===== design/flow/run.sh =====
#!/bin/bash
# the make line also repeats each setting of config.mk as NAME=value (left out here)
make -C /OpenROAD-flow-scripts/flow DESIGN_CONFIG=/design/flow/config.mk WORK_HOME=/design/flow/orfs CLKGATE_MAP_FILE= finish

===== design/flow/config.mk =====
export PLATFORM = sky130hd
export DESIGN_NAME = top
export DESIGN_NICKNAME = top
export VERILOG_FILES = /design/flow/design.v
export SDC_FILE = /design/flow/constraint.sdc
export NUM_CORES = 4
export LEC_CHECK = 0
export CAP_MARGIN = 20
export CORE_MARGIN = 2
export CORE_UTILIZATION = 70
export SLEW_MARGIN = 20

===== design/flow/constraint.sdc =====
create_clock -name core_clock -period 4.34 [get_ports {clk}]
set_input_delay 0.8680 -clock core_clock [delete_from_list [all_inputs] [get_ports {clk}]]
set_output_delay 0.8680 -clock core_clock [all_outputs]
set_load 0.01 [all_outputs]

===== design/flow/design.v =====
`timescale 1ns / 1ps
module debouncer(
   clk,       
   btn_in,
   btn_out
   );
   input clk;       
   input btn_in;
   output btn_out;
   reg r1, r2, r3;
   always @(posedge clk) begin
       r1 <= btn_in;
       r2 <= r1;
       r3 <= r2;
   end
   assign btn_out = r3;
endmodule
`timescale 1ns / 1ps
module clk5Hz(
    CLK,											 
    RST,											 
    CLKOUT										 
    );
	input CLK;
	input RST;
	output CLKOUT;
	reg CLKOUT;
	parameter cntEndVal = 24'h989680;
	reg [23:0] clkCount;
	always @(posedge CLK) begin
			if(RST == 1'b1) begin
					CLKOUT <= 1'b0;
					clkCount <= 24'h000000;
			end
			else begin
					if(clkCount == cntEndVal) begin
							CLKOUT <= ~CLKOUT;
							clkCount <= 24'h000000;
					end
					else begin
							clkCount <= clkCount + 1'b1;
					end
			end
	end
endmodule
`timescale 1ns / 1ps
module clk66kHZ(
        CLK,											 
    RST,											 
    CLKOUT,										 
    RISE,										 
    FALL										 
    );
	input CLK;
	input RST;
	output CLKOUT;
	output RISE;
	output FALL;
	reg CLKOUT;
	parameter cntEndVal = 10'b1011101110;
	reg [9:0] clkCount;
	assign RISE = ~RST & (clkCount == cntEndVal) & ~CLKOUT;
	assign FALL = ~RST & (clkCount == cntEndVal) & CLKOUT;
	always @(posedge CLK) begin
			if(RST == 1'b1) begin
					CLKOUT <= 1'b0;
					clkCount <= 10'b0000000000;
			end
			else begin
					if(clkCount == cntEndVal) begin
							CLKOUT <= ~CLKOUT;
							clkCount <= 10'b0000000000;
					end
					else begin
							clkCount <= clkCount + 1'b1;
					end
			end
	end
endmodule
`timescale 1ns / 1ps
module spiCtrl(
        CLK,
        EN,
        RST,
        sndRec,
        BUSY,
        DIN,
        RxData,
        SS,
        getByte,
        sndData,
        DOUT
    );
			input CLK;						 
			input EN;						 
			input RST;						 
			input sndRec;					 
			input BUSY;						 
			input [7:0] DIN;				 
			input [7:0] RxData;			 
			output SS;						 
			output getByte;				 
			output [7:0] sndData;		 
			output [39:0] DOUT;			 
			reg SS;
			reg getByte;
			reg [7:0] sndData;
			reg [39:0] DOUT;
			parameter [2:0] Idle = 3'd0,
								 Init = 3'd1,
								 Wait = 3'd2,
								 Check = 3'd3,
								 Done = 3'd4;
			reg [2:0] pState;
			reg [2:0] byteCnt;					 
			parameter byteEndVal = 3'd5;				 
			reg [39:0] tmpSR;		 
	always @(posedge CLK) begin
			if(RST == 1'b1) begin
					SS <= 1'b1;
					getByte <= 1'b0;
					sndData <= 8'h00;
					tmpSR <= 40'h0000000000;
					DOUT <= 40'h0000000000;
					byteCnt <= 3'd0;
					pState <= Idle;
			end
			else if(EN == 1'b1) begin
					case(pState)
								Idle : begin
										SS <= 1'b1;								 
										getByte <= 1'b0;						 
										sndData <= 8'h00;						 
										tmpSR <= 40'h0000000000;			 
										DOUT <= DOUT;							 
										byteCnt <= 3'd0;						 
										if(sndRec == 1'b1) begin
											pState <= Init;
										end
										else begin
											pState <= Idle;
										end
								end
								Init : begin
										SS <= 1'b0;								 
										getByte <= 1'b1;						 
										sndData <= DIN;						 
										tmpSR <= tmpSR;						 
										DOUT <= DOUT;							 
										if(BUSY == 1'b1) begin
												pState <= Wait;
												byteCnt <= byteCnt + 1'b1;	 
										end
										else begin
												pState <= Init;
										end
								end
								Wait : begin
										SS <= 1'b0;								 
										getByte <= 1'b0;						 
										sndData <= sndData;					 
										tmpSR <= tmpSR;						 
										DOUT <= DOUT;							 
										byteCnt <= byteCnt;					 
										if(BUSY == 1'b0) begin
												pState <= Check;
										end
										else begin
												pState <= Wait;
										end
								end
								Check : begin
										SS <= 1'b0;								 
										getByte <= 1'b0;						 
										sndData <= sndData;					 
										tmpSR <= {tmpSR[31:0], RxData};	 
										DOUT <= DOUT;							 
										byteCnt <= byteCnt;					 
										if(byteCnt == 3'd5) begin
												pState <= Done;
										end
										else begin
												pState <= Init;
										end
								end
								Done : begin
										SS <= 1'b1;							 
										getByte <= 1'b0;					 
										sndData <= 8'h00;					 
										tmpSR <= tmpSR;					 
										DOUT[39:0] <= tmpSR[39:0];		 
										byteCnt <= byteCnt;				 
										if(sndRec == 1'b0) begin
												pState <= Idle;
										end
										else begin
												pState <= Done;
										end
								end
								default : pState <= Idle;
						endcase
			end
	end
endmodule
`timescale 1ns / 1ps
module SPImode0(
    CLK,
    SCLKIN,
    RISE,
    FALL,
    RST,
    sndRec,
    DIN,
    MISO,
    MOSI,
    SCLK,
    BUSY,
    DOUT
    );
        input CLK;                         
        input SCLKIN;                      
        input RISE;                        
        input FALL;                        
        input RST;                         
        input sndRec;                     
        input [7:0] DIN;                 
        input MISO;                         
        output MOSI;                     
        output SCLK;                     
        output BUSY;                     
        output [7:0] DOUT;             
        wire MOSI;
        wire SCLK;
        wire [7:0] DOUT;
        reg BUSY;
        parameter [1:0] Idle = 2'd0,
                             Init = 2'd1,
                             RxTx = 2'd2,
                             Done = 2'd3;
        reg [4:0] bitCount;                             
        reg [7:0] rSR;                         
        reg [7:0] wSR;                         
        reg [1:0] pState;                     
        reg CE;                                         
        assign SCLK = (CE == 1'b1) ? SCLKIN : 1'b0;
        assign MOSI = wSR[7];
        assign DOUT = rSR;
        always @(posedge CLK) begin
                if(RST == 1'b1) begin
                        wSR <= 8'h00;
                end
                else if(FALL == 1'b1) begin
                        case(pState)
                                Idle : begin
                                        wSR <= DIN;
                                end
                                Init : begin
                                        wSR <= wSR;
                                end
                                RxTx : begin
                                        if(CE == 1'b1) begin
                                                wSR <= {wSR[6:0], 1'b0};
                                        end
                                end
                                Done : begin
                                        wSR <= wSR;
                                end
                        endcase
                end
        end
        always @(posedge CLK) begin
                if(RST == 1'b1) begin
                        rSR <= 8'h00;
                end
                else if(RISE == 1'b1) begin
                        case(pState)
                                Idle : begin
                                        rSR <= rSR;
                                end
                                Init : begin
                                        rSR <= rSR;
                                end
                                RxTx : begin
                                        if(CE == 1'b1) begin
                                                rSR <= {rSR[6:0], MISO};
                                        end
                                end
                                Done : begin
                                        rSR <= rSR;
                                end
                        endcase
                end
        end
        always @(posedge CLK) begin
                if(RST == 1'b1) begin
                        CE <= 1'b0;                 
                        BUSY <= 1'b0;             
                        bitCount <= 4'h0;         
                        pState <= Idle;         
                end
                else if(FALL == 1'b1) begin
                        case (pState)
                            Idle : begin
                                    CE <= 1'b0;                 
                                    BUSY <= 1'b0;             
                                    bitCount <= 4'd0;         
                                    if(sndRec == 1'b1) begin
                                        pState <= Init;
                                    end
                                    else begin
                                        pState <= Idle;
                                    end
                            end
                            Init : begin
                                    BUSY <= 1'b1;             
                                    bitCount <= 4'h0;         
                                    CE <= 1'b0;                 
                                    pState <= RxTx;         
                            end
                            RxTx : begin
                                    BUSY <= 1'b1;                         
                                    bitCount <= bitCount + 1'b1;     
                                    if(bitCount >= 4'd8) begin
                                            CE <= 1'b0;
                                    end
                                    else begin
                                            CE <= 1'b1;
                                    end
                                    if(bitCount == 4'd8) begin
                                            pState <= Done;
                                    end
                                    else begin
                                            pState <= RxTx;
                                    end
                            end
                            Done : begin
                                    CE <= 1'b0;             
                                    BUSY <= 1'b1;         
                                    bitCount <= 4'd0;     
                                    pState <= Idle;
                            end
                            default : pState <= Idle;
                        endcase
                end
        end
endmodule
`timescale 1ns / 1ps
module PmodJSTK(
        CLK,
			RST,
			sndRec,
			DIN,
			MISO,
			SS,
			SCLK,
			MOSI,
			DOUT
    );
			input CLK;						 
			input RST;						 
			input sndRec;					 
			input [7:0] DIN;				 
			input MISO;						 
			output SS;						 
			output SCLK;					 
			output MOSI;					 
			output [39:0] DOUT;			 
			wire SS;
			wire SCLK;
			wire MOSI;
			wire [39:0] DOUT;
			wire getByte;									 
			wire [7:0] sndData;							 
			wire [7:0] RxData;							 
			wire BUSY;										 
			wire iSCLK_rise;								 
			wire iSCLK_fall;								 
			wire iSCLK;										 
			spiCtrl SPI_Ctrl(
					.CLK(CLK),
					.EN(iSCLK_fall),
					.RST(RST),
					.sndRec(sndRec),
					.BUSY(BUSY),
					.DIN(DIN),
					.RxData(RxData),
					.SS(SS),
					.getByte(getByte),
					.sndData(sndData),
					.DOUT(DOUT)
			);
			SPImode0 SPI_Int(
					.CLK(CLK),
					.SCLKIN(iSCLK),
					.RISE(iSCLK_rise),
					.FALL(iSCLK_fall),
					.RST(RST),
					.sndRec(getByte),
					.DIN(sndData),
					.MISO(MISO),
					.MOSI(MOSI),
					.SCLK(SCLK),
					.BUSY(BUSY),
					.DOUT(RxData)
			);
			clk66kHZ SerialClock(
					.CLK(CLK),
					.RST(RST),
					.CLKOUT(iSCLK),
					.RISE(iSCLK_rise),
					.FALL(iSCLK_fall)
			);
endmodule
`timescale 1ns / 1ps
module VGAdriver(
    input clk,    
    input reset,         
    output video_on,     
    output hsync,        
    output vsync,        
    output p_tick,       
    output [9:0] x,      
    output [9:0] y       
    );
    parameter HD = 640;              
    parameter HF = 48;               
    parameter HB = 16;               
    parameter HR = 96;               
    parameter HMAX = HD+HF+HB+HR-1;  
    parameter VD = 480;              
    parameter VF = 10;               
    parameter VB = 33;               
    parameter VR = 2;                
    parameter VMAX = VD+VF+VB+VR-1;  
	reg  [1:0] r_25MHz;
	wire w_25MHz;
	always @(posedge clk)
		if(reset)
		  r_25MHz <= 0;
		else
		  r_25MHz <= r_25MHz + 1;
	assign w_25MHz = (r_25MHz == 0) ? 1 : 0;  
    reg [9:0] h_count_reg, h_count_next;
    reg [9:0] v_count_reg, v_count_next;
    reg v_sync_reg, h_sync_reg;
    wire v_sync_next, h_sync_next;
    always @(posedge clk)
        if(reset) begin
            v_count_reg <= 0;
            h_count_reg <= 0;
            v_sync_reg  <= 1'b0;
            h_sync_reg  <= 1'b0;
        end
        else begin
            v_count_reg <= v_count_next;
            h_count_reg <= h_count_next;
            v_sync_reg  <= v_sync_next;
            h_sync_reg  <= h_sync_next;
        end
    always @(posedge clk)                            
        if(reset)
            h_count_next <= 0;
        else if(w_25MHz)
            if(h_count_reg == HMAX)                  
                h_count_next <= 0;
            else
                h_count_next <= h_count_reg + 1;         
    always @(posedge clk)
        if(reset)
            v_count_next <= 0;
        else if(w_25MHz)
            if(h_count_reg == HMAX)                  
                if((v_count_reg == VMAX))            
                    v_count_next <= 0;
                else
                    v_count_next <= v_count_reg + 1;
    assign h_sync_next = (h_count_reg >= (HD+HB) && h_count_reg <= (HD+HB+HR-1));
    assign v_sync_next = (v_count_reg >= (VD+VB) && v_count_reg <= (VD+VB+VR-1));
    assign video_on = (h_count_reg < HD) && (v_count_reg < VD);  
    assign hsync  = h_sync_reg;
    assign vsync  = v_sync_reg;
    assign x      = h_count_reg;
    assign y      = v_count_reg;
    assign p_tick = w_25MHz;
endmodule
`timescale 1ns / 1ps
`timescale 1ns / 1ps
module pixelGenerator(
    clk, reset, up, down, video_on, x, y, switch, posdata, score, pause,
    rgb
    );
    input clk;  
    input reset;    
    input up;
    input down;
    input video_on;
    input [9:0] x;
    input [9:0] y;
    input [9:0] posdata;
    input switch;
    input pause;
    output reg score;
    output reg [11:0] rgb;
        parameter X_MAX = 639;
        parameter Y_MAX = 479;
        wire refresh_tick;
        assign refresh_tick = ((y == 481) && (x == 0)) ? 1 : 0;  
        parameter X_WALL_L = 32;    
        parameter X_WALL_R = 39;     
        parameter X_PAD_L = 600;
        parameter X_PAD_R = 603;     
        wire [9:0] y_pad_t, y_pad_b;
        parameter PAD_HEIGHT = 72;   
        reg [9:0] y_pad_reg, y_pad_next;
        parameter PAD_VELOCITY = 3;      
        parameter BALL_SIZE = 8;
        wire [9:0] x_ball_l, x_ball_r;
        wire [9:0] y_ball_t, y_ball_b;
        reg [9:0] y_ball_reg, x_ball_reg;
        wire [9:0] y_ball_next, x_ball_next;
        reg [9:0] x_delta_reg, x_delta_next;
        reg [9:0] y_delta_reg, y_delta_next;
        parameter BALL_VELOCITY_POS = 2;
        parameter BALL_VELOCITY_NEG = -2;
        wire [2:0] rom_addr, rom_col;    
        reg [7:0] rom_data;              
        wire rom_bit;                    
        always @(posedge clk)
            if(reset) begin
                y_pad_reg <= 0;
                x_ball_reg <= 10'd320;           
                y_ball_reg <= 10'd240;
                x_delta_reg <= 10'h002;
                y_delta_reg <= 10'h002;
            end else if(pause) begin
                y_pad_reg <= y_pad_reg;
                x_ball_reg <= x_ball_reg;
                y_ball_reg <= y_ball_reg;
                x_delta_reg <= x_delta_reg;
                y_delta_reg <= y_delta_reg;
            end else begin
                y_pad_reg <= y_pad_next;
                x_ball_reg <= x_ball_next;
                y_ball_reg <= y_ball_next;
                x_delta_reg <= x_delta_next;
                y_delta_reg <= y_delta_next;
            end
        always @*
            case(rom_addr)
                3'b000 :    rom_data = 8'b00111100;  
                3'b001 :    rom_data = 8'b01111110;  
                3'b010 :    rom_data = 8'b11111111;  
                3'b011 :    rom_data = 8'b11111111;  
                3'b100 :    rom_data = 8'b11111111;  
                3'b101 :    rom_data = 8'b11111111;  
                3'b110 :    rom_data = 8'b01111110;  
                3'b111 :    rom_data = 8'b00111100;  
            endcase
        wire wall_on, pad_on, sq_ball_on, ball_on;
        wire [11:0] wall_rgb, pad_rgb, ball_rgb, bg_rgb;
        assign wall_on = ((X_WALL_L <= x) && (x <= X_WALL_R)) ? 1 : 0;
        assign wall_rgb = 12'hAAA;       
        assign pad_rgb = 12'hAAA;        
        assign ball_rgb = 12'hFFF;       
        assign bg_rgb = 12'h111;        
        assign y_pad_t = y_pad_reg;                              
        assign y_pad_b = y_pad_t + PAD_HEIGHT - 1;               
        assign pad_on = (X_PAD_L <= x) && (x <= X_PAD_R) &&      
                        (y_pad_t <= y) && (y <= y_pad_b);
                always @* begin
                    if(switch == 1) begin
                    y_pad_next = y_pad_reg;      
                    if(refresh_tick)
                        if(up & (y_pad_t > PAD_VELOCITY))
                            y_pad_next = y_pad_reg - PAD_VELOCITY;
                        else if(down & (y_pad_b < (Y_MAX - PAD_VELOCITY))) 
                           y_pad_next = y_pad_reg + PAD_VELOCITY;
                    end else begin
                        y_pad_next = y_pad_reg;      
                        if(refresh_tick)
                            if((posdata > 10'd530) & (y_pad_t > PAD_VELOCITY))
                                y_pad_next = y_pad_reg - PAD_VELOCITY; 
                            else if((posdata < 10'd500) & (y_pad_b < (Y_MAX - PAD_VELOCITY)))
                                y_pad_next = y_pad_reg + PAD_VELOCITY;
                    end
                end
                assign x_ball_l = x_ball_reg;
                assign y_ball_t = y_ball_reg;
                assign x_ball_r = x_ball_l + BALL_SIZE - 1;
                assign y_ball_b = y_ball_t + BALL_SIZE - 1;
                assign sq_ball_on = (x_ball_l <= x) && (x <= x_ball_r) &&
                                    (y_ball_t <= y) && (y <= y_ball_b);
                assign rom_addr = y[2:0] - y_ball_t[2:0];    
                assign rom_col = x[2:0] - x_ball_l[2:0];     
                assign rom_bit = rom_data[rom_col];          
                assign ball_on = sq_ball_on & rom_bit;       
                assign x_ball_next = (refresh_tick) ? x_ball_reg + x_delta_reg : x_ball_reg;
                assign y_ball_next = (refresh_tick) ? y_ball_reg + y_delta_reg : y_ball_reg;    
                always @* begin
                    score = 1'b0;
                    x_delta_next = x_delta_reg;
                    y_delta_next = y_delta_reg;
                    if(y_ball_t < 1)                                             
                        y_delta_next = BALL_VELOCITY_POS;                        
                    else if(y_ball_b > Y_MAX)                                    
                        y_delta_next = BALL_VELOCITY_NEG;                        
                    else if(x_ball_l <= X_WALL_R)                                
                        x_delta_next = BALL_VELOCITY_POS;                        
                    else if((X_PAD_L <= x_ball_r) && (x_ball_r <= X_PAD_R) &&
                            (y_pad_t <= y_ball_b) && (y_ball_t <= y_pad_b)) begin     
                        x_delta_next = BALL_VELOCITY_NEG;                        
                        score = 1'b1;
                        end
                end  
                always @*
                    if(~video_on)
                        rgb = 12'h000;       
                    else
                        if(wall_on)
                            rgb = wall_rgb;      
                        else if(pad_on)
                            rgb = pad_rgb;       
                        else if(ball_on)
                            rgb = ball_rgb;      
                        else
                            rgb = bg_rgb;        
            endmodule
`timescale 1ns / 1ps
module scorecounter(
   input clk,
   input reset,
   input d_inc, d_clr,
   output [3:0] dig0, dig1, dig2, dig3
   );
   reg [3:0] r_dig0, r_dig1, r_dig2, r_dig3;
   reg d_inc_q;      
   always @(posedge clk)
       if(reset)
           d_inc_q <= 1'b0;
       else
           d_inc_q <= d_inc;
   always @(posedge clk)
       if(reset) begin
           r_dig3 <= 0;
           r_dig2 <= 0;
           r_dig1 <= 0;
           r_dig0 <= 0;
       end else begin
            if(d_inc & ~d_inc_q) begin
                if (r_dig0 == 9 && r_dig1 == 9) begin
                            r_dig0 <= 0;
                            r_dig1 <= 0;
                            if (r_dig2 == 9 && r_dig3 == 9) begin
                                r_dig2 <= 4'b0;
                                r_dig3 <= 4'b0;
                            end
                            else if (r_dig2 == 9) begin
                                r_dig2 <= 4'b0;
                                r_dig3 <= r_dig3 + 4'b1;
                            end
                            else begin
                                r_dig2 <= r_dig2 + 4'b1;
                            end
                        end
                        else if (r_dig0 == 9) begin
                            r_dig0 <= 4'b0;
                            r_dig1 <= r_dig1 + 4'b1;
                        end
                        else begin
                            r_dig0 <= r_dig0 + 4'b1;
                        end
                    end 
            end
   assign dig0 = r_dig0;
   assign dig1 = r_dig1;
   assign dig2 = r_dig2;
   assign dig3 = r_dig3;
endmodule
`timescale 1ns / 1ps
module sevenSeg(
		CLK,
		RST,
		DIN1,
		DIN2,
		DIN3,
        DIN4,
		AN,
		SEG
   );
			input CLK;						 
			input RST;						 
			input [3:0] DIN1;				 
			input [3:0] DIN2;				 
			input [3:0] DIN3;				 
			input [3:0] DIN4;				 
			output [3:0] AN;				 
			output [6:0] SEG;				 
			reg [3:0] AN;
			reg [6:0] SEG;
			parameter cntEndVal = 16'hC350;
			reg [15:0] clkCount;
			reg DCLK;
			reg [1:0] CNT;
			wire [15:0] bcdData1;
			wire [15:0] bcdData2;
			reg [3:0] muxData;
			always @(*) begin
					if(RST == 1'b1) begin
							muxData = 4'b0000;
					end
					else begin
							case (CNT)
									2'b00 : muxData = DIN1;
									2'b01 : muxData = DIN2;
									2'b10 : muxData = DIN3;
									2'b11 : muxData = DIN4;
							endcase
					end
			end
			always @(posedge CLK) begin
					if(RST == 1'b1) begin
							SEG <= 7'b1000000;
					end
					else if(DCLK == 1'b1) begin
							case (muxData)
									4'h0 : SEG <= 7'b1000000;   
									4'h1 : SEG <= 7'b1111001;   
									4'h2 : SEG <= 7'b0100100;   
									4'h3 : SEG <= 7'b0110000;   
									4'h4 : SEG <= 7'b0011001;   
									4'h5 : SEG <= 7'b0010010;   
									4'h6 : SEG <= 7'b0000010;   
									4'h7 : SEG <= 7'b1111000;   
									4'h8 : SEG <= 7'b0000000;   
									4'h9 : SEG <= 7'b0010000;   
									default : SEG <= 7'b1111111;
							endcase
					end
			end
			always @(posedge CLK) begin
					if(RST == 1'b1) begin
							AN <= 4'b0000;
					end
					else if(DCLK == 1'b1) begin
							case (CNT)
									4'h0 : AN <= 4'b1110;   
									4'h1 : AN <= 4'b1101;   
									4'h2 : AN <= 4'b1011;   
									4'h3 : AN <= 4'b0111;   
									default : AN <= 4'b1111;
							endcase
					end
			end	
			always @(posedge CLK) begin
					if(RST == 1'b1)
							CNT <= 2'b00;
					else if(DCLK == 1'b1)
							CNT <= CNT + 1'b1;
			end
			always @(posedge CLK) begin
							if(RST == 1'b1) begin
									DCLK <= 1'b0;
									clkCount <= 16'h0000;
							end
							else if(clkCount == cntEndVal) begin
									DCLK <= 1'b1;
									clkCount <= 16'h0000;
							end
							else begin
									DCLK <= 1'b0;
									clkCount <= clkCount + 1'b1;
							end
			end
endmodule
`timescale 1ns / 1ps
module top(
        clk, reset, up, down, hsync, vsync, rgb, pmod_switch, pause_switch,
         MISO, SW, SS, MOSI, SCLK, LED, an, seg
    );
     input clk;
     input reset;
     input up;
     input down;
     input pmod_switch;
     input pause_switch;
     output hsync;
     output vsync;
     output [11:0] rgb;
     input MISO;					 
     input [2:0] SW;             
     output SS;                     
     output MOSI;                 
     output SCLK;                 
     output [2:0] LED;			 
     output [3:0] an;			 
     output [6:0] seg;             
     wire w_reset, w_up, w_down, w_vid_on, w_p_tick;
     wire [9:0] w_x, w_y;
     reg [11:0] rgb_reg;
     wire [11:0] rgb_next;
     wire SS;						 
     wire MOSI;                     
     wire SCLK;                     
     reg [2:0] LED;                 
     wire [3:0] an;                 
     wire [6:0] seg;             
     wire [7:0] sndData;
     wire sndRec;
     wire [39:0] jstkData;
     wire [9:0] posData;
     wire score;
     wire [3:0] dig0, dig1, dig2, dig3;
     reg d_inc, d_clr;
     PmodJSTK PmodJSTK_Int(
             .CLK(clk),
             .RST(reset),
             .sndRec(sndRec),
             .DIN(sndData),
             .MISO(MISO),
             .SS(SS),
             .SCLK(SCLK),
             .MOSI(MOSI),
             .DOUT(jstkData)
                 );
      clk5Hz genSndRec(
             .CLK(clk),
             .RST(reset),
             .CLKOUT(sndRec)
     );
      assign posData = {jstkData[25:24], jstkData[39:32]};
      assign sndData = {8'b100000, {SW[1], SW[2]}};
      always @(*) begin
              if(reset == 1'b1) begin
                      LED = 3'b000;
              end
              else begin
                      LED = {jstkData[1], {jstkData[2], jstkData[0]}};
              end
      end
     VGAdriver vga(.clk(clk), .reset(w_reset), .video_on(w_vid_on), .hsync(hsync), .vsync(vsync), .p_tick(w_p_tick), .x(w_x), .y(w_y));
     pixelGenerator pg(.clk(clk), .reset(w_reset), .up(w_up), .down(w_down),.video_on(w_vid_on), .x(w_x), .y(w_y), .switch(pmod_switch), .posdata(posData), .score(score), .pause(pause_switch), .rgb(rgb_next));
     debouncer btReset(.clk(clk), .btn_in(reset), .btn_out(w_reset));
     debouncer btnU(.clk(clk), .btn_in(up), .btn_out(w_up));
     debouncer btnD(.clk(clk), .btn_in(down), .btn_out(w_down));
     scorecounter gs(.clk(clk), .reset(reset), .d_inc(d_inc), .d_clr(d_clr), .dig0(dig0), .dig1(dig1), .dig2(dig2), .dig3(dig3));
     sevenSeg display(
                              .CLK(clk),
                              .RST(reset),
                              .DIN1(dig0),
                              .DIN2(dig1),
                              .DIN3(dig2),
                              .DIN4(dig3),
                              .AN(an),
                              .SEG(seg)
                      );
      always @(*) begin
            d_clr = 1'b0; 
            d_inc = 1'b0;
            if(score)
                d_inc = 1'b1;
      end                
     always @(posedge clk)
         if(w_p_tick)
             rgb_reg <= rgb_next;
     assign rgb = rgb_reg;
endmodule

==> results.sh, run 1 <==
# flow metrics
export IMPL_edf_count=3
export IMPL_holdWs_ns=0.327
export IMPL_syn_avg_cell_area_sq_um=8.68
export IMPL_power_frac_seq_pct=49.9
export IMPL_p_switching_uw=1050
export IMPL_async_reset_ff_share_pct=0
export IMPL_m1WireLength_um=13500
export IMPL_p_seq_uw=2440
export IMPL_top_area_share_pct=37.0
export IMPL_clockBufferDepth=3
export IMPL_layout_nets=1757
export IMPL_ys_area_sq_um=14000
export IMPL_row_count=51
export IMPL_drv_slew=0
export IMPL_final_cells=1909
export IMPL_clkPwrFrac_pct=47.7
export IMPL_cp_max_fo=14
export IMPL_fin_skew_ns=0.00771
export IMPL_endpoint="gs.r_dig2[3]"
export IMPL_antenna_diode_count=0
export IMPL_relSlewSlack_pct=27.3
export IMPL_area_leaders="dfxtp_1 37%, ha_1 11%, nor2_1 5.5%"
export IMPL_power_clock_uw=2330
export IMPL_p_leak_uw=0.00600
export IMPL_first_pass_iters=5
export IMPL_ys_sh_xor_pct=6.96
export IMPL_io_pins=41
export IMPL_htree_levels=1
export IMPL_critical_path_class="reg -> reg"
export IMPL_grt_first_pass_wirelength_um=53400
export IMPL_r2r_worst_path_cells=12
export IMPL_crit_cells=12
export IMPL_max_stage_delay_ns=0.56
export IMPL_synth_distinct_cells=91
export IMPL_p_sw_share_pct=21.5
export IMPL_die_y_um=145
export IMPL_wl_um=31300
export IMPL_maxCapViolCount=0
export IMPL_ys_seq_share_pct=37.7
export IMPL_postPlaceCellArea_sq_um=14500
export IMPL_antenna_left=0
export IMPL_final_core_util_pct=79.1
export IMPL_setup_violations=0
export IMPL_hold_class="reg -> reg"
export IMPL_combPwrFrac_pct=2.4
export IMPL_p_int_uw=3840
export IMPL_grt_setup_unrepaired="no"
export IMPL_worstReg2RegStart="pg.y_pad_reg[1]"
export IMPL_most_common_cell="dfxtp_1"
export IMPL_via_count=11700
export IMPL_hpwl_um=21200
export IMPL_coreArea_sq_um=19500
export IMPL_synth_adder_area_share_pct=11.0
export IMPL_cts_hold_fix_buffers=0
export IMPL_hold_path_cell_count=0
export IMPL_power_density_nw_per_um2=317
export IMPL_ir_worst_vdd_mv=0.393
export IMPL_syn_area_sq_um=14000
export IMPL_io_buffers=39
export IMPL_cts_tree="built"
export IMPL_synth_top_cell_by_area="dfxtp_1"
export IMPL_via_per_inst=6.10
export IMPL_globalplace_congestion=0.964
export IMPL_die_area_sq_um=21100
export IMPL_cts_resized=0
export IMPL_grt_ovfl_total=0
export IMPL_dp_cells=1862
export IMPL_timing_final_crit_share_pct=91.9
export IMPL_top_power_group="sequential cells"
export IMPL_postCtsSetupBuffers=0
export IMPL_fin_area_sq_um=15400
export IMPL_chipWidth_um=145
export IMPL_syn_to_final_growth_pct=10.3
export IMPL_clk_latency_ns=0.55
export IMPL_start_kind="flip-flop"
export IMPL_max_slew_worst_pin_slew_ns=1.07
export IMPL_met2_length_um=14800
export IMPL_common_cells="259 x dfxtp_1, 204 x nor2_1, 118 x ha_1, 99 x nand2_1, 98 x a21oi_1"
export IMPL_antenna_found_initial=0
export IMPL_crit_family="AND-OR/OR-AND gates"
export IMPL_synth_warnings=10
export IMPL_endpoint_kind="flip-flop"
export IMPL_drc=0
export IMPL_path_clk_slew_ns=0.06
export IMPL_finalSetupTns_ns=0
export IMPL_worstHoldStart="btReset.r2"
export IMPL_finalCriticalPeriod_ns=3.99
export IMPL_cpMaxStageDelayCell="or4_1"
export IMPL_cts_buffers=27
export IMPL_cp_common_cell="a21oi_1"
export IMPL_syn_nets=1744
export IMPL_synth_flops=262
export IMPL_arrival_ns=4.47
export IMPL_synthMuxAreaShare_pct=2.55
export IMPL_comb_power_uw=117
export IMPL_cp_startpoint="pg.y_pad_reg[1]"
export IMPL_r2r_slack_ns=0.35
export IMPL_crit_chain="or3_1 > a21oi_1 > xnor2_1 > inv_1 > ha_1 > and4_1 > a221oi_1 > o221ai_2 > a2111oi_4 > o2111ai_2 > or4_1 > a21oi_1"
export IMPL_min_to="btReset.r3"
export IMPL_cp_num_buf_inv=1
export IMPL_wl_per_cell_um=16.4
export IMPL_syn_inst=1613
export IMPL_hold_viol_final=0
export IMPL_first_iter_violations=713
export IMPL_max_freq_mhz=251
export IMPL_ys_cells=1613
export IMPL_ys_sh_aoi_pct=15.7
export IMPL_clock_sinks=262
export IMPL_warnings=55
export IMPL_track_usage_pct=29.4
export IMPL_cts_root_buf="clkbuf_16"
export IMPL_ys_sh_simple_pct=21.0
export IMPL_logic_family="simple AND/OR/NAND/NOR gates"
export IMPL_maxUsedRoutingLayer="met4"
export IMPL_status="finished clean"
export IMPL_synth_main_ff_cell="dfxtp_1"
export IMPL_worstPathRequired_ns=4.82
export IMPL_fp_utilization_pct=71.7
export IMPL_grt_max_degree=65
export IMPL_first_global_vias=11200
export IMPL_route_met3_wl_um=1590
export IMPL_r2r_end="gs.r_dig2[3]"
[area by class of cell]
cell class              instances  area (sq um)
multi-input cells            1187          8020
flip-flops and latches        262          5280
fillers                      1426          4080
clock buffers                  40           825
repair buffers                 67           598
well taps                     265           332
inverters                      81           304
clock inverters                 7          85.1
[per-layer routing]
metal	global-route usage (%)	vias up
li1	-	5733
met1	38.4	5484
met2	48.9	340
met3	3.76	97
met4	13.3	0
met5	0	-
[stage by stage]
stage	power (uW)	setup WS (ns)
floorplan	2570	0.643
global placement	2610	0.473
detailed placement	2610	0.355
CTS	4930	0.345
global route	5040	0.0573
finish	4900	0.352
==> run 2, diff against run 1 <==
Settings changed: ABC_AREA set to 1, CAP_MARGIN 20 to 35, CELL_PAD_IN_SITES_DETAIL_PLACEMENT set to 0, CORE_UTILIZATION 70 to 71, CTS_CLUSTER_SIZE set to 50, GPL_ROUTABILITY_DRIVEN set to 0, GPL_TIMING_DRIVEN set to 1, MIN_ROUTING_LAYER set to met1, PLACE_DENSITY_LB_ADDON set to 0.29, SETUP_SLACK_MARGIN set to 0.34, SLEW_MARGIN 20 to 0.
Clock period 4.34 ns to 2.88 ns, I/O delays scaled along.
==> results.sh, run 2 <==
# flow metrics
export IMPL_combPwrFrac_pct=2.9
export IMPL_ys_sh_simple_pct=25.2
export IMPL_r2r_slack_ns=-0.12
export IMPL_arrival_ns=3.45
export IMPL_relSlewSlack_pct=43.2
export IMPL_cp_num_buf_inv=4
export IMPL_wl_per_cell_um=18.0
export IMPL_grt_first_pass_wirelength_um=61700
export IMPL_synth_distinct_cells=58
export IMPL_cts_hold_fix_buffers=0
export IMPL_fp_utilization_pct=72.6
export IMPL_cpMaxStageDelayCell="dfxtp_2"
export IMPL_maxCapViolCount=0
export IMPL_syn_inst=1916
export IMPL_cts_buffers=27
export IMPL_synth_warnings=10
export IMPL_postPlaceCellArea_sq_um=15000
export IMPL_clk_latency_ns=0.56
export IMPL_setup_violations=16
export IMPL_endpoint="gs.r_dig2[0]"
export IMPL_via_count=14300
export IMPL_crit_chain="inv_2 > ha_4 > nor3_4 > buf_4 > xnor2_1 > ha_1 > inv_1 > o21bai_1 > inv_1 > nand2_1 > nand2_1 > nand3_2 > a21oi_4 > nand4_4 > nor2_4 > nand2_2 > nand2_4 > nor2_1"
export IMPL_path_clk_slew_ns=0.07
export IMPL_layout_nets=2145
export IMPL_comb_power_uw=220
export IMPL_cp_startpoint="pg.y_ball_reg[2]"
export IMPL_top_area_share_pct=36.7
export IMPL_power_clock_uw=3650
export IMPL_hold_viol_final=0
export IMPL_wl_um=41300
export IMPL_timing_final_crit_share_pct=104
export IMPL_r2r_worst_path_cells=18
export IMPL_top_power_group="sequential cells"
export IMPL_first_global_vias=13200
export IMPL_drc=0
export IMPL_worstHoldStart="btReset.r1"
export IMPL_ys_cells=1916
export IMPL_coreArea_sq_um=19500
export IMPL_critical_path_class="reg -> reg"
export IMPL_io_buffers=39
export IMPL_cts_root_buf="clkbuf_16"
export IMPL_io_pins=41
export IMPL_endpoint_kind="flip-flop"
export IMPL_finalCriticalPeriod_ns=3.00
export IMPL_place_ws_ns=-0.0462
export IMPL_p_int_uw=5870
export IMPL_most_common_cell="nand2_1"
export IMPL_synth_flops=262
export IMPL_dp_cells=2209
export IMPL_final_fill_count=1067
export IMPL_final_cells=2298
export IMPL_hpwl_um=23900
export IMPL_synth_adder_area_share_pct=10.9
export IMPL_start_kind="flip-flop"
export IMPL_track_usage_pct=34.8
export IMPL_grt_max_degree=45
export IMPL_final_core_util_pct=86.0
export IMPL_drv_slew=0
export IMPL_logic_family="simple AND/OR/NAND/NOR gates"
export IMPL_first_pass_iters=8
export IMPL_htree_levels=1
export IMPL_row_count=51
export IMPL_first_iter_violations=1558
export IMPL_hold_path_cell_count=0
export IMPL_ys_area_sq_um=14100
export IMPL_fin_skew_ns=0.0167
export IMPL_crit_family="simple AND/OR/NAND/NOR gates"
export IMPL_chipWidth_um=145
export IMPL_ys_seq_share_pct=37.3
export IMPL_cp_max_fo=7
export IMPL_ys_sh_aoi_pct=15.0
export IMPL_die_y_um=145
export IMPL_max_stage_delay_ns=0.36
export IMPL_crit_cells=18
export IMPL_worstReg2RegStart="pg.y_ball_reg[2]"
export IMPL_worstPathRequired_ns=3.33
export IMPL_common_cells="345 x nand2_1, 259 x dfxtp_1, 244 x inv_1, 191 x nor2_1, 184 x a21oi_1"
export IMPL_max_freq_mhz=333
export IMPL_p_switching_uw=1670
export IMPL_syn_area_sq_um=14100
export IMPL_grt_setup_unrepaired="yes"
export IMPL_so_faults="negative setup slack"
export IMPL_synth_top_cell_by_area="dfxtp_1"
export IMPL_clock_sinks=262
export IMPL_r2r_end="gs.r_dig2[0]"
export IMPL_p_sw_share_pct=22.2
export IMPL_cts_tree="built"
export IMPL_warnings=56
export IMPL_fin_area_sq_um=16700
export IMPL_ys_sh_xor_pct=2.79
export IMPL_synth_main_ff_cell="dfxtp_1"
export IMPL_syn_avg_cell_area_sq_um=7.37
export IMPL_power_frac_seq_pct=48.7
export IMPL_hold_class="reg -> reg"
export IMPL_antenna_left=0
export IMPL_power_density_nw_per_um2=450
export IMPL_synthMuxAreaShare_pct=0.0797
export IMPL_area_leaders="dfxtp_1 37%, ha_1 10%, nand2_1 9.2%"
export IMPL_antenna_diode_count=0
export IMPL_clkPwrFrac_pct=48.4
export IMPL_fin_ws_ns=-0.123
export IMPL_grt_ovfl_total=0
export IMPL_die_area_sq_um=21000
export IMPL_via_per_inst=6.24
export IMPL_max_slew_worst_pin_slew_ns=0.844
export IMPL_min_to="btReset.r2"
export IMPL_p_seq_uw=3670
export IMPL_status="finished with violations"
export IMPL_syn_to_final_growth_pct=18.5
export IMPL_syn_nets=2047
export IMPL_p_leak_uw=0.00676
export IMPL_clockBufferDepth=3
export IMPL_ir_worst_vdd_mv=0.457
export IMPL_async_reset_ff_share_pct=0
export IMPL_antenna_found_initial=0
export IMPL_edf_count=3
[run 2: area by class of cell]
type,instances,area [sq um],area share [%]
Sequential cell,262,5310,31.7
Clock inverter,9,146,0.875
Timing Repair Buffer,127,1080,6.44
Multi-Input combinational cell,1344,8160,48.7
Clock buffer,39,771,4.60
Inverter,252,951,5.68
Tap cell,265,332,1.98
[run 2: through the flow]
| stage | setup TNS (ns) | hold WS, ns | power (uW) |
|---|---|---|---|
| floorplan | 0 | 0.310 | 3890 |
| global placement | 0 | 0.310 | 3950 |
| detailed placement | -0.271 | 0.315 | 3960 |
| CTS | 0 | 0.329 | 7500 |
| global route | -3.18 | 0.322 | 7710 |
| finish | -1.23 | 0.318 | 7540 |
[run 2: repair_timing]
item,CTS,global route
pin swaps,31,41
setup endpoints to repair,22,109
resized,49,88
cloned,1,1
buffers inserted,20,19
[run 2: per-layer routing]
metal	wire [um]	global-route usage, %
met1	15300	40.7
met2	19700	60.7
met5	0	0
met3	3470	5.41
met4	2770	20.0
==> run 3, diff against run 2 <==
Settings changed: ABC_AREA 1 to unset, CAP_MARGIN 35 to 20, CELL_PAD_IN_SITES_DETAIL_PLACEMENT 0 to unset, CORE_UTILIZATION 71 to 40, CTS_CLUSTER_SIZE 50 to unset, GPL_ROUTABILITY_DRIVEN 0 to unset, GPL_TIMING_DRIVEN 1 to unset, MIN_ROUTING_LAYER met1 to unset, PLACE_DENSITY_LB_ADDON 0.29 to unset, SETUP_SLACK_MARGIN 0.34 to 0.91, SLEW_MARGIN 0 to 20.
Clock period 2.88 ns to 5.12 ns, I/O delays scaled along.
==> results.sh, run 3 <==
# flow metrics
export IMPL_ys_cells=1613
export IMPL_wl_um=30400
export IMPL_path_clk_slew_ns=0.06
export IMPL_coreArea_sq_um=34500
export IMPL_comb_power_uw=97.2
export IMPL_syn_avg_cell_area_sq_um=8.68
export IMPL_crit_family="AND-OR/OR-AND gates"
export IMPL_grt_setup_unrepaired="no"
export IMPL_logic_family="simple AND/OR/NAND/NOR gates"
export IMPL_setup_violations=0
export IMPL_holdWs_ns=0.325
export IMPL_io_pins=41
export IMPL_finalCriticalPeriod_ns=3.87
export IMPL_crit_cells=13
export IMPL_synth_top_cell_by_area="dfxtp_1"
export IMPL_cts_root_buf="clkbuf_16"
export IMPL_finalSetupTns_ns=0
export IMPL_antenna_diode_count=0
export IMPL_drv_slew=0
export IMPL_r2r_end="gs.r_dig2[3]"
export IMPL_async_reset_ff_share_pct=0
export IMPL_synthMuxAreaShare_pct=2.55
export IMPL_cp_common_cell="a21oi_1"
export IMPL_first_iter_violations=597
export IMPL_row_count=68
export IMPL_ys_sh_xor_pct=6.96
export IMPL_worstPathRequired_ns=5.62
export IMPL_fin_skew_ns=0.0151
export IMPL_power_clock_uw=1970
export IMPL_top_area_share_pct=37.0
export IMPL_cpMaxStageDelayCell="or4_1"
export IMPL_layout_nets=1743
export IMPL_power_frac_seq_pct=50.1
export IMPL_synth_adder_area_share_pct=11.0
export IMPL_hold_viol_final=0
export IMPL_max_freq_mhz=258
export IMPL_syn_nets=1744
export IMPL_critical_path_class="reg -> reg"
export IMPL_p_int_uw=3230
export IMPL_wl_per_cell_um=14.6
export IMPL_cp_startpoint="pg.y_pad_reg[0]"
export IMPL_most_common_cell="dfxtp_1"
export IMPL_track_usage_pct=16.9
export IMPL_io_buffers=39
export IMPL_common_cells="259 x dfxtp_1, 204 x nor2_1, 118 x ha_1, 99 x nand2_1, 98 x a21oi_1"
export IMPL_clk_latency_ns=0.57
export IMPL_chipWidth_um=191
export IMPL_die_area_sq_um=36500
export IMPL_p_switching_uw=908
export IMPL_ys_sh_aoi_pct=15.7
export IMPL_grt_max_degree=69
export IMPL_grt_ovfl_total=0
export IMPL_relSlewSlack_pct=38.4
export IMPL_endpoint="gs.r_dig2[3]"
export IMPL_syn_area_sq_um=14000
export IMPL_ir_worst_vdd_mv=0.234
export IMPL_synth_warnings=10
export IMPL_max_slew_worst_pin_slew_ns=0.917
export IMPL_syn_inst=1613
export IMPL_globalplace_congestion=0.832
export IMPL_r2r_slack_ns=1.25
export IMPL_via_count=11200
export IMPL_combPwrFrac_pct=2.4
export IMPL_power_density_nw_per_um2=265
export IMPL_top_power_group="sequential cells"
export IMPL_worstHoldStart="btReset.r1"
export IMPL_grt_first_pass_wirelength_um=52000
export IMPL_area_leaders="dfxtp_1 37%, ha_1 11%, nor2_1 5.5%"
export IMPL_r2r_worst_path_cells=13
export IMPL_fp_utilization_pct=40.5
export IMPL_htree_levels=1
export IMPL_die_y_um=191
export IMPL_warnings=53
export IMPL_worstReg2RegStart="pg.y_pad_reg[0]"
export IMPL_p_seq_uw=2070
export IMPL_antenna_left=0
export IMPL_hpwl_um=21100
export IMPL_clkPwrFrac_pct=47.5
export IMPL_first_global_vias=10600
export IMPL_arrival_ns=4.37
export IMPL_antenna_found_initial=0
export IMPL_endpoint_kind="flip-flop"
export IMPL_min_to="btReset.r2"
export IMPL_clock_sinks=262
export IMPL_max_stage_delay_ns=0.53
export IMPL_clockBufferDepth=3
export IMPL_ys_area_sq_um=14000
export IMPL_synth_distinct_cells=91
export IMPL_synth_main_ff_cell="dfxtp_1"
export IMPL_hold_class="reg -> reg"
export IMPL_edf_count=3
export IMPL_cp_num_buf_inv=2
export IMPL_crit_chain="or3_1 > a21oi_1 > xnor2_1 > inv_1 > ha_1 > and4_1 > a221oi_1 > o221ai_2 > a2111oi_4 > buf_4 > o2111ai_4 > or4_1 > a21oi_1"
export IMPL_via_per_inst=5.34
export IMPL_cp_max_fo=14
export IMPL_p_sw_share_pct=22.0
export IMPL_cts_tree="built"
export IMPL_p_leak_uw=0.00592
export IMPL_timing_final_crit_share_pct=75.6
export IMPL_first_pass_iters=5
export IMPL_maxCapViolCount=0
export IMPL_synth_flops=262
export IMPL_hold_path_cell_count=0
export IMPL_start_kind="flip-flop"
export IMPL_cts_buffers=29
export IMPL_status="finished clean"
export IMPL_syn_to_final_growth_pct=11.4
export IMPL_ys_seq_share_pct=37.7
export IMPL_drc=0
export IMPL_ys_sh_simple_pct=21.0
-- run 3: layout make-up --
type | instances | area [sq um]
clock buffers | 41 | 832
clock inverters | 10 | 68.8
fillers | 3410 | 19000
inverters | 81 | 304
multi-input cells | 1187 | 8050
flip-flops and latches | 262 | 5280
well taps | 455 | 569
repair buffers | 51 | 478
-- run 3: metrics by stage --
step	total power (uW)	util, %	worst slack (ns)	instances	area, sq um
detailed placement	2210	42.4	0.793	2035	14600
finish	4130	45.1	1.25	2087	15600
CTS	4210	45.0	0.938	2086	15600
floorplan	2180	-	1.42	1613	14000
global route	4300	45.1	0.934	2087	15600
global placement	2210	42.4	0.818	2035	14600
-- run 3: routing by layer --
layer,up-vias,share of wire (%),GRT usage (%)
li1,5708,-,-
met3,48,4.1,2.94
met5,-,0,0
met1,5247,48,22.0
met2,152,46,28.7
met4,0,2.0,4.91
-- run 3: what timing repair did --
item / in CTS / in global routing
setup endpoints to repair: 5 / 18
pin swaps: 0 / 1
buffers inserted: 0 / 1
hold buffers: 0 / 0
gates resized: 2 / 7
hold endpoints to repair: 0 / 0
==> run 4, diff against run 3 <==
Settings changed: ABC_AREA set to 1, CAP_MARGIN 20 to 0, CELL_PAD_IN_SITES_DETAIL_PLACEMENT set to 0, CORE_UTILIZATION 40 to 72, CTS_CLUSTER_DIAMETER set to 335, CTS_CLUSTER_SIZE set to 16, GPL_ROUTABILITY_DRIVEN set to 1, GPL_TIMING_DRIVEN set to 1, HOLD_SLACK_MARGIN set to -0.08, MIN_ROUTING_LAYER set to met1, PLACE_DENSITY set to 0.63, SETUP_SLACK_MARGIN 0.91 to 0.39, SLEW_MARGIN 20 to 40.
Clock period 5.12 ns to 2.84 ns, I/O delays scaled along.
==> results.sh, run 4 <==
# flow metrics
export IMPL_cp_startpoint="pg.y_ball_reg[1]"
export IMPL_status="finished with violations"
export IMPL_endpoint_kind="flip-flop"
export IMPL_io_buffers=39
export IMPL_via_per_inst=5.85
export IMPL_so_faults="negative setup slack"
export IMPL_arrival_ns=3.41
export IMPL_gr_usage_met3_pct=4.34
export IMPL_max_stage_delay_ns=0.37
export IMPL_die_area_sq_um=20800
export IMPL_p_seq_uw=3720
export IMPL_track_usage_pct=32.7
export IMPL_hold_class="reg -> reg"
export IMPL_drc=0
export IMPL_combPwrFrac_pct=3.2
export IMPL_worstReg2RegStart="pg.y_ball_reg[1]"
export IMPL_r2r_worst_path_cells=18
export IMPL_ir_worst_vdd_mv=0.513
export IMPL_grt_first_pass_wirelength_um=55900
export IMPL_power_clock_uw=2610
export IMPL_top_area_share_pct=36.7
export IMPL_synth_distinct_cells=58
export IMPL_warnings=58
export IMPL_finalCriticalPeriod_ns=2.98
export IMPL_first_iter_violations=976
export IMPL_clkPwrFrac_pct=39.9
export IMPL_globalplace_congestion=0.936
export IMPL_p_sw_share_pct=21.8
export IMPL_row_count=51
export IMPL_max_freq_mhz=336
export IMPL_clockBufferDepth=3
export IMPL_grt_met2_usage_pct=56.1
export IMPL_cp_max_fo=3
export IMPL_worstPathRequired_ns=3.27
export IMPL_max_slew_worst_pin_slew_ns=0.864
export IMPL_grt_ovfl_total=0
export IMPL_grt_busiest_layer="met2"
export IMPL_common_cells="345 x nand2_1, 259 x dfxtp_1, 244 x inv_1, 191 x nor2_1, 184 x a21oi_1"
export IMPL_p_int_uw=5110
export IMPL_layout_nets=2140
export IMPL_fin_skew_ns=0.0120
export IMPL_clock_sinks=262
export IMPL_first_pass_iters=6
export IMPL_maxCapViolCount=0
export IMPL_r2r_end="pg.x_delta_reg[8]"
export IMPL_ys_cells=1916
export IMPL_cts_root_buf="clkbuf_16"
export IMPL_p_leak_uw=0.00660
export IMPL_synth_flops=262
export IMPL_min_to="btnU.r2"
export IMPL_timing_final_crit_share_pct=105
export IMPL_top_power_group="sequential cells"
export IMPL_synth_main_ff_cell="dfxtp_1"
export IMPL_p_switching_uw=1430
export IMPL_r2r_slack_ns=-0.14
export IMPL_syn_avg_cell_area_sq_um=7.37
export IMPL_cts_tree="built"
export IMPL_syn_area_sq_um=14100
export IMPL_comb_power_uw=210
export IMPL_clk_latency_ns=0.51
export IMPL_hold_viol_final=0
export IMPL_ys_sh_xor_pct=2.79
export IMPL_critical_path_class="reg -> reg"
export IMPL_syn_nets=2047
export IMPL_synthMuxAreaShare_pct=0.0797
export IMPL_logic_family="simple AND/OR/NAND/NOR gates"
export IMPL_syn_inst=1916
export IMPL_htree_levels=1
export IMPL_wl_per_cell_um=15.6
export IMPL_place_ws_ns=-0.0342
export IMPL_area_leaders="dfxtp_1 37%, ha_1 10%, nand2_1 9.2%"
export IMPL_drv_slew=0
export IMPL_crit_cells=18
export IMPL_synth_top_cell_by_area="dfxtp_1"
export IMPL_async_reset_ff_share_pct=0
export IMPL_grt_setup_unrepaired="yes"
export IMPL_cp_num_buf_inv=6
export IMPL_via_count=13300
export IMPL_wl_um=35400
export IMPL_fin_ws_ns=-0.140
export IMPL_first_global_vias=12100
export IMPL_antenna_found_initial=0
export IMPL_coreArea_sq_um=19300
export IMPL_antenna_diode_count=0
export IMPL_cp_common_cell="buf_6"
export IMPL_fp_utilization_pct=73.0
export IMPL_setup_violations=18
export IMPL_ys_seq_share_pct=37.3
export IMPL_ys_sh_simple_pct=25.2
export IMPL_syn_to_final_growth_pct=16.0
export IMPL_edf_count=3
export IMPL_worstHoldStart="btnU.r1"
export IMPL_relSlewSlack_pct=42.4
export IMPL_antenna_left=0
export IMPL_power_frac_seq_pct=56.9
export IMPL_synth_adder_area_share_pct=10.9
export IMPL_start_kind="flip-flop"
export IMPL_ys_sh_aoi_pct=15.0
export IMPL_io_pins=41
export IMPL_hpwl_um=23400
export IMPL_crit_chain="inv_4 > ha_4 > nor3_4 > nand2_2 > nor3_4 > xnor2_2 > ha_1 > inv_1 > o21bai_1 > a21oi_2 > nand3_2 > a21oi_4 > buf_4 > buf_6 > buf_6 > buf_6 > nand3_2 > a221oi_2"
export IMPL_chipWidth_um=144
export IMPL_die_y_um=144
export IMPL_path_clk_slew_ns=0.08
export IMPL_endpoint="pg.x_delta_reg[8]"
export IMPL_ys_area_sq_um=14100
export IMPL_cpMaxStageDelayCell="dfxtp_4"
export IMPL_total_power_uw=6540
export IMPL_synth_warnings=10
export IMPL_final_fill_count=1255
export IMPL_hold_path_cell_count=0
export IMPL_crit_family="simple AND/OR/NAND/NOR gates"
export IMPL_grt_max_degree=55
export IMPL_most_common_cell="nand2_1"
export IMPL_power_density_nw_per_um2=399
export IMPL_grt_met1_usage_pct=42.1
export IMPL_cts_buffers=20
## run 4: routing by layer
layer  vias up  share of wire (%)
met2       558                 48
met4         0                3.6
li1       6535                  -
met1      6115                 42
met5         -                  0
met3       127                6.3
## run 4: per-stage QoR
stage	hold slack (ns)	area, sq um	std cells	util [%]	TNS [ns]
after floorplan	0.310	14200	1916	-	0
after global placement	0.311	15100	2215	77.9	0
after detailed placement	0.313	15100	2215	77.9	-0.161
after CTS	0.329	16000	2267	82.8	0
after global routing	0.345	16400	2278	84.7	-4.37
final	0.328	16400	2278	84.7	-1.60
## run 4: cell type report
cell class / count / area, sq um / share of cell area (%)
Multi-Input combinational cell: 1343 / 8100 / 49.5
Sequential cell: 262 / 5300 / 32.4
Tap cell: 265 / 332 / 2.02
Clock inverter: 1 / 11.3 / 0.0687
Clock buffer: 25 / 541 / 3.30
Timing Repair Buffer: 130 / 1140 / 6.97
Inverter: 252 / 955 / 5.83
## run 4: what timing repair did
item	4_1_cts	5_1_grt
buffers inserted	26	10
pin swaps	41	32
resized	51	69
hold buffers	0	0
endpoints found under the setup margin	30	115
cloned	0	1
==> run 5, diff against run 4 <==
Settings changed: CAP_MARGIN 0 to 10, CELL_PAD_IN_SITES_DETAIL_PLACEMENT 0 to 2, CELL_PAD_IN_SITES_GLOBAL_PLACEMENT set to 3, CORE_ASPECT_RATIO set to 0.88, CORE_MARGIN 2 to 4, CORE_UTILIZATION 72 to 66, CTS_CLUSTER_DIAMETER 335 to unset, CTS_CLUSTER_SIZE 16 to 21, GPL_ROUTABILITY_DRIVEN 1 to 0, GPL_TIMING_DRIVEN 1 to 0, HOLD_SLACK_MARGIN -0.08 to 0.08, MAX_ROUTING_LAYER set to met4, MIN_ROUTING_LAYER met1 to met2, PLACE_DENSITY 0.63 to 0.38, SETUP_SLACK_MARGIN 0.39 to unset, SLEW_MARGIN 40 to 0.
Clock period 2.84 ns to 4.34 ns, I/O delays scaled along.
==> results.sh, run 5 <==
# physical design summary
export IMPL_status="did not finish"
export IMPL_failed_stage="3_1_place_gp_skip_io"
export IMPL_error="[ERROR GPL-0301] Utilization 157.155 % exceeds 100%."
export IMPL_async_reset_ff_share_pct=0
export IMPL_chipWidth_um=164
export IMPL_top_area_share_pct=36.7
export IMPL_synth_main_ff_cell="dfxtp_1"
export IMPL_coreArea_sq_um=20700
export IMPL_synth_flops=262
export IMPL_most_common_cell="nand2_1"
export IMPL_synth_warnings=10
export IMPL_syn_nets=2047
export IMPL_syn_area_sq_um=14100
export IMPL_die_area_sq_um=23800
export IMPL_synth_distinct_cells=58
export IMPL_synth_adder_area_share_pct=10.9
export IMPL_syn_inst=1916
export IMPL_common_cells="345 x nand2_1, 259 x dfxtp_1, 244 x inv_1, 191 x nor2_1, 184 x a21oi_1"
export IMPL_fp_utilization_pct=68.2
export IMPL_ys_sh_xor_pct=2.79
export IMPL_ys_cells=1916
export IMPL_ys_area_sq_um=14100
export IMPL_ys_seq_share_pct=37.3
export IMPL_die_y_um=145
export IMPL_row_count=49
export IMPL_ys_sh_simple_pct=25.2
export IMPL_synth_top_cell_by_area="dfxtp_1"
export IMPL_area_leaders="dfxtp_1 37%, ha_1 10%, nand2_1 9.2%"
export IMPL_logic_family="simple AND/OR/NAND/NOR gates"
export IMPL_synthMuxAreaShare_pct=0.0797
export IMPL_syn_avg_cell_area_sq_um=7.37
export IMPL_ys_sh_aoi_pct=15.0
export IMPL_edf_count=3
==> run 6, diff against run 5 <==
Settings changed: CAP_MARGIN 10 to 20, CELL_PAD_IN_SITES_DETAIL_PLACEMENT 2 to 1, CELL_PAD_IN_SITES_GLOBAL_PLACEMENT 3 to 1, CORE_ASPECT_RATIO 0.88 to 0.95, CORE_MARGIN 4 to 7, CORE_UTILIZATION 66 to 20, CTS_CLUSTER_DIAMETER set to 139, CTS_CLUSTER_SIZE 21 to unset, GPL_ROUTABILITY_DRIVEN 0 to unset, HOLD_SLACK_MARGIN 0.08 to 0.15, MIN_ROUTING_LAYER met2 to unset, PLACE_DENSITY 0.38 to unset, SETUP_SLACK_MARGIN set to 1.22, SLEW_MARGIN 0 to 5, TNS_END_PERCENT set to 35.
Clock period 4.34 ns to 8.29 ns, I/O delays scaled along.
==> results.sh, run 6 <==
# flow metrics
export IMPL_postCtsSetupBuffers=0
export IMPL_worstPathRequired_ns=6.63
export IMPL_endpoint="LED[0]"
export IMPL_finalCriticalPeriod_ns=5.76
export IMPL_p_int_uw=2180
export IMPL_synth_top_cell_by_area="dfxtp_1"
export IMPL_ys_cells=1916
export IMPL_power_frac_seq_pct=45.1
export IMPL_r2r_end="gs.r_dig3[0]"
export IMPL_timing_final_crit_share_pct=69.5
export IMPL_cts_buffers=30
export IMPL_grt_met2_usage_pct=18.2
export IMPL_die_y_um=273
export IMPL_common_cells="345 x nand2_1, 259 x dfxtp_1, 244 x inv_1, 191 x nor2_1, 184 x a21oi_1"
export IMPL_setup_violations=0
export IMPL_p_leak_uw=0.00644
export IMPL_track_usage_pct=10.9
export IMPL_warnings=53
export IMPL_crit_chain="clkdlybuf4s50_1 > clkbuf_1 > buf_1 > nor2_1 > clkdlybuf4s50_1"
export IMPL_cts_resized=0
export IMPL_ys_area_sq_um=14100
export IMPL_ys_seq_share_pct=37.3
export IMPL_globalplace_congestion=0.824
export IMPL_synth_adder_area_share_pct=10.9
export IMPL_comb_power_uw=81.3
export IMPL_fp_utilization_pct=20.3
export IMPL_final_core_util_pct=24.1
export IMPL_io_buffers=39
export IMPL_critical_path_class="in -> out"
export IMPL_arrival_ns=4.10
export IMPL_finalSetupTns_ns=0
export IMPL_synth_warnings=10
export IMPL_cts_hold_fix_buffers=0
export IMPL_p_switching_uw=655
export IMPL_wl_um=42500
export IMPL_max_slew_worst_pin_slew_ns=1.02
export IMPL_maxCapViolCount=0
export IMPL_start_kind="primary input"
export IMPL_hold_path_cell_count=0
export IMPL_cp_startpoint="reset"
export IMPL_syn_area_sq_um=14100
export IMPL_antenna_left=0
export IMPL_synthMuxAreaShare_pct=0.0797
export IMPL_synth_distinct_cells=58
export IMPL_grt_max_degree=18
export IMPL_hpwl_um=32700
export IMPL_power_clock_uw=1480
export IMPL_io_pins=41
export IMPL_grt_setup_unrepaired="no"
export IMPL_min_to="btReset.r3"
export IMPL_cp_common_cell="clkdlybuf4s50_1"
export IMPL_htree_levels=1
export IMPL_top_power_group="the clock network"
export IMPL_register_area_sq_um=5280
export IMPL_cpMaxStageDelayCell="clkdlybuf4s50_1"
export IMPL_endpoint_kind="output port"
export IMPL_top_area_share_pct=36.7
export IMPL_cts_root_buf="clkbuf_16"
export IMPL_status="finished clean"
export IMPL_synth_main_ff_cell="dfxtp_1"
export IMPL_first_global_vias=13400
export IMPL_fin_area_sq_um=16800
export IMPL_holdWs_ns=0.327
export IMPL_ys_sh_xor_pct=2.79
export IMPL_edf_count=3
export IMPL_drc=0
export IMPL_r2r_slack_ns=4.31
export IMPL_syn_inst=1916
export IMPL_syn_to_final_growth_pct=18.7
export IMPL_logic_area_sq_um=7620
export IMPL_ys_sh_simple_pct=25.2
export IMPL_synth_flops=262
export IMPL_power_density_nw_per_um2=169
export IMPL_layout_nets=2118
export IMPL_max_stage_delay_ns=0.69
export IMPL_worstReg2RegStart="pg.y_ball_reg[1]"
export IMPL_worstHoldStart="btReset.r2"
export IMPL_path_clk_slew_ns=0.06
export IMPL_clock_sinks=262
export IMPL_grt_busiest_layer="met2"
export IMPL_grt_met1_usage_pct=14.1
export IMPL_area_leaders="dfxtp_1 37%, ha_1 10%, nand2_1 9.2%"
export IMPL_ys_sh_aoi_pct=15.0
export IMPL_most_common_cell="nand2_1"
export IMPL_antenna_diode_count=0
export IMPL_via_count=12800
export IMPL_relSlewSlack_pct=31.2
export IMPL_drv_slew=0
export IMPL_row_count=94
export IMPL_wl_per_cell_um=14.6
export IMPL_clk_latency_ns=0.61
export IMPL_postPlaceCellArea_sq_um=15700
export IMPL_hold_class="reg -> reg"
export IMPL_via_per_inst=4.38
export IMPL_fin_skew_ns=0.0506
export IMPL_clkPwrFrac_pct=52.1
export IMPL_cp_num_buf_inv=4
export IMPL_antenna_found_initial=1
export IMPL_p_sw_share_pct=23.1
export IMPL_crit_family="buffers and inverters"
export IMPL_first_pass_iters=4
export IMPL_first_iter_violations=327
export IMPL_cp_max_fo=10
export IMPL_die_area_sq_um=78300
export IMPL_chipWidth_um=287
export IMPL_syn_nets=2047
export IMPL_combPwrFrac_pct=2.9
export IMPL_crit_cells=5
export IMPL_clockBufferDepth=3
export IMPL_grt_first_pass_wirelength_um=69600
export IMPL_ir_worst_vdd_mv=0.159
export IMPL_syn_avg_cell_area_sq_um=7.37
export IMPL_r2r_worst_path_cells=17
export IMPL_coreArea_sq_um=69500
export IMPL_gr_usage_met3_pct=1.57
export IMPL_cts_tree="built"
export IMPL_max_freq_mhz=174
export IMPL_grt_ovfl_total=0
export IMPL_async_reset_ff_share_pct=0
export IMPL_hold_viol_final=0
export IMPL_p_seq_uw=1280
export IMPL_logic_family="simple AND/OR/NAND/NOR gates"
export IMPL_final_fill_count=8406
run 6: final cells by class:
type                       instances  area share, %
timing repair buffer              39           2.33
sequential                       262           31.5
inverter                         252           5.64
clock inverter                    19           1.57
clock buffer                      37           5.05
buffer                            59           1.69
multi-input combinational       1343           45.4
tap                              912           6.81
run 6: layer usage:
layer,vias to the layer above,share of wire [%]
li1,6513,-
met4,0,2.1
met1,6086,49
met5,-,0
met3,55,2.9
met2,135,46
run 6: through the flow:
| step | power, uW | instances | setup WS, ns |
|---|---|---|---|
| after floorplan | 1350 | 1916 | 4.31 |
| final | 2840 | 2923 | 2.53 |
| after detailed placement | 1390 | 2867 | 2.49 |
| after CTS | 2900 | 2923 | 2.47 |
| after global routing | 2950 | 2923 | 2.46 |
| after global placement | 1390 | 2867 | 2.48 |
==> run 7, diff against run 6 <==
Settings changed: ABC_AREA 1 to unset, CELL_PAD_IN_SITES_DETAIL_PLACEMENT 1 to unset, CELL_PAD_IN_SITES_GLOBAL_PLACEMENT 1 to unset, CORE_ASPECT_RATIO 0.95 to unset, CORE_MARGIN 7 to 2, CORE_UTILIZATION 20 to 70, CTS_CLUSTER_DIAMETER 139 to 54, CTS_CLUSTER_SIZE set to 43, GPL_TIMING_DRIVEN 0 to unset, HOLD_SLACK_MARGIN 0.15 to unset, MAX_ROUTING_LAYER met4 to unset, SETUP_SLACK_MARGIN 1.22 to 2.01, SLEW_MARGIN 5 to 20, TNS_END_PERCENT 35 to unset.
Clock period 8.29 ns to 7.06 ns, I/O delays scaled along.
==> results.sh, run 7 <==
# flow metrics
export IMPL_critical_path_class="reg -> reg"
export IMPL_cp_max_fo=17
export IMPL_logic_family="simple AND/OR/NAND/NOR gates"
export IMPL_wl_per_cell_um=16.1
export IMPL_antenna_found_initial=0
export IMPL_via_count=11500
export IMPL_relSlewSlack_pct=30.5
export IMPL_ys_sh_aoi_pct=15.7
export IMPL_maxCapViolCount=0
export IMPL_ir_worst_vdd_mv=0.181
export IMPL_cts_buffers=23
export IMPL_antenna_diode_count=0
export IMPL_cts_resized=0
export IMPL_first_pass_iters=6
export IMPL_wl_um=30400
export IMPL_htree_levels=1
export IMPL_globalplace_congestion=0.908
export IMPL_hpwl_um=20800
export IMPL_synth_flops=262
export IMPL_cpMaxStageDelayCell="dfxtp_1"
export IMPL_top_area_share_pct=37.0
export IMPL_antenna_left=0
export IMPL_synth_distinct_cells=91
export IMPL_p_switching_uw=670
export IMPL_power_clock_uw=1290
export IMPL_via_per_inst=6.09
export IMPL_cp_num_buf_inv=1
export IMPL_p_leak_uw=0.00583
export IMPL_clkPwrFrac_pct=45.1
export IMPL_first_global_vias=10900
export IMPL_io_pins=41
export IMPL_comb_power_uw=70.5
export IMPL_syn_to_final_growth_pct=8.31
export IMPL_max_stage_delay_ns=0.74
export IMPL_chipWidth_um=145
export IMPL_timing_final_crit_share_pct=62.0
export IMPL_coreArea_sq_um=19500
export IMPL_crit_chain="and3_1 > a21oi_1 > xnor2_1 > inv_1 > ha_1 > and4_1 > a221oi_1 > o221ai_2 > a2111oi_4 > o2111ai_2 > or4_1 > a21oi_1"
export IMPL_ys_area_sq_um=14000
export IMPL_grt_setup_unrepaired="no"
export IMPL_ys_sh_xor_pct=6.96
export IMPL_grt_first_pass_wirelength_um=51400
export IMPL_max_slew_worst_pin_slew_ns=1.03
export IMPL_first_iter_violations=738
export IMPL_hold_class="reg -> reg"
export IMPL_area_leaders="dfxtp_1 37%, ha_1 11%, nor2_1 5.5%"
export IMPL_p_seq_uw=1500
export IMPL_syn_avg_cell_area_sq_um=8.68
export IMPL_ys_seq_share_pct=37.7
export IMPL_io_buffers=39
export IMPL_edf_count=3
export IMPL_finalSetupTns_ns=0
export IMPL_cp_common_cell="a21oi_1"
export IMPL_crit_cells=12
export IMPL_syn_nets=1744
export IMPL_syn_area_sq_um=14000
export IMPL_syn_inst=1613
export IMPL_path_clk_slew_ns=0.08
export IMPL_most_common_cell="dfxtp_1"
export IMPL_top_power_group="sequential cells"
export IMPL_row_count=51
export IMPL_status="finished clean"
export IMPL_async_reset_ff_share_pct=0
export IMPL_start_kind="flip-flop"
export IMPL_cts_hold_fix_buffers=0
export IMPL_arrival_ns=4.82
export IMPL_synth_top_cell_by_area="dfxtp_1"
export IMPL_p_sw_share_pct=23.4
export IMPL_synthMuxAreaShare_pct=2.55
export IMPL_finalCriticalPeriod_ns=4.38
export IMPL_power_density_nw_per_um2=189
export IMPL_fin_skew_ns=0.0202
export IMPL_r2r_worst_path_cells=12
export IMPL_cts_tree="built"
export IMPL_synth_main_ff_cell="dfxtp_1"
export IMPL_grt_max_degree=93
export IMPL_fp_utilization_pct=71.7
export IMPL_common_cells="259 x dfxtp_1, 204 x nor2_1, 118 x ha_1, 99 x nand2_1, 98 x a21oi_1"
export IMPL_layout_nets=1733
export IMPL_postCtsSetupBuffers=0
export IMPL_setup_violations=0
export IMPL_p_int_uw=2190
export IMPL_power_frac_seq_pct=52.4
export IMPL_ys_cells=1613
export IMPL_worstReg2RegStart="pg.y_pad_reg[3]"
export IMPL_hold_path_cell_count=0
export IMPL_die_y_um=145
export IMPL_combPwrFrac_pct=2.5
export IMPL_holdWs_ns=0.332
export IMPL_drv_slew=0
export IMPL_max_freq_mhz=229
export IMPL_worstPathRequired_ns=7.51
export IMPL_endpoint="gs.r_dig2[3]"
export IMPL_synth_warnings=10
export IMPL_cp_startpoint="pg.y_pad_reg[3]"
export IMPL_final_core_util_pct=77.6
export IMPL_endpoint_kind="flip-flop"
export IMPL_crit_family="AND-OR/OR-AND gates"
export IMPL_die_area_sq_um=21100
export IMPL_clock_sinks=262
export IMPL_hold_viol_final=0
export IMPL_min_to="btnD.r2"
export IMPL_cts_root_buf="clkbuf_16"
export IMPL_r2r_end="gs.r_dig2[3]"
export IMPL_clk_latency_ns=0.52
export IMPL_drc=0
export IMPL_grt_ovfl_total=0
export IMPL_r2r_slack_ns=2.68
export IMPL_worstHoldStart="btnD.r1"
export IMPL_warnings=55
export IMPL_synth_adder_area_share_pct=11.0
export IMPL_track_usage_pct=28.3
export IMPL_ys_sh_simple_pct=21.0
export IMPL_clockBufferDepth=3
-- run 7: layout make-up --
cell class | instances | area [sq um]
Tap cell | 265 | 332
Multi-Input combinational cell | 1187 | 8020
Clock buffer | 25 | 583
Sequential cell | 262 | 5280
Inverter | 81 | 304
Fill cell | 1477 | 4370
Clock inverter | 16 | 195
Timing Repair Buffer | 47 | 448
-- run 7: metrics by stage --
stage                     std cells  setup WS, ns  instance area [sq um]  power (uW)
after detailed placement       1842          2.74                  14400        1610
after floorplan                1613          3.36                  14000        1580
final                          1883          2.68                  15200        2860
after CTS                      1883          2.72                  15200        2880
after global routing           1883          2.44                  15200        2940
after global placement         1842          2.87                  14400        1600
-- run 7: metal layers --
metal	global-route usage, %	vias up	wire (um)
met5	0	-	0
met4	9.95	0	859
met3	3.64	65	1530
met2	48.1	286	14500
met1	37.2	5438	13500
li1	-	5670	-
Power is estimated from default activity; no workload was simulated.
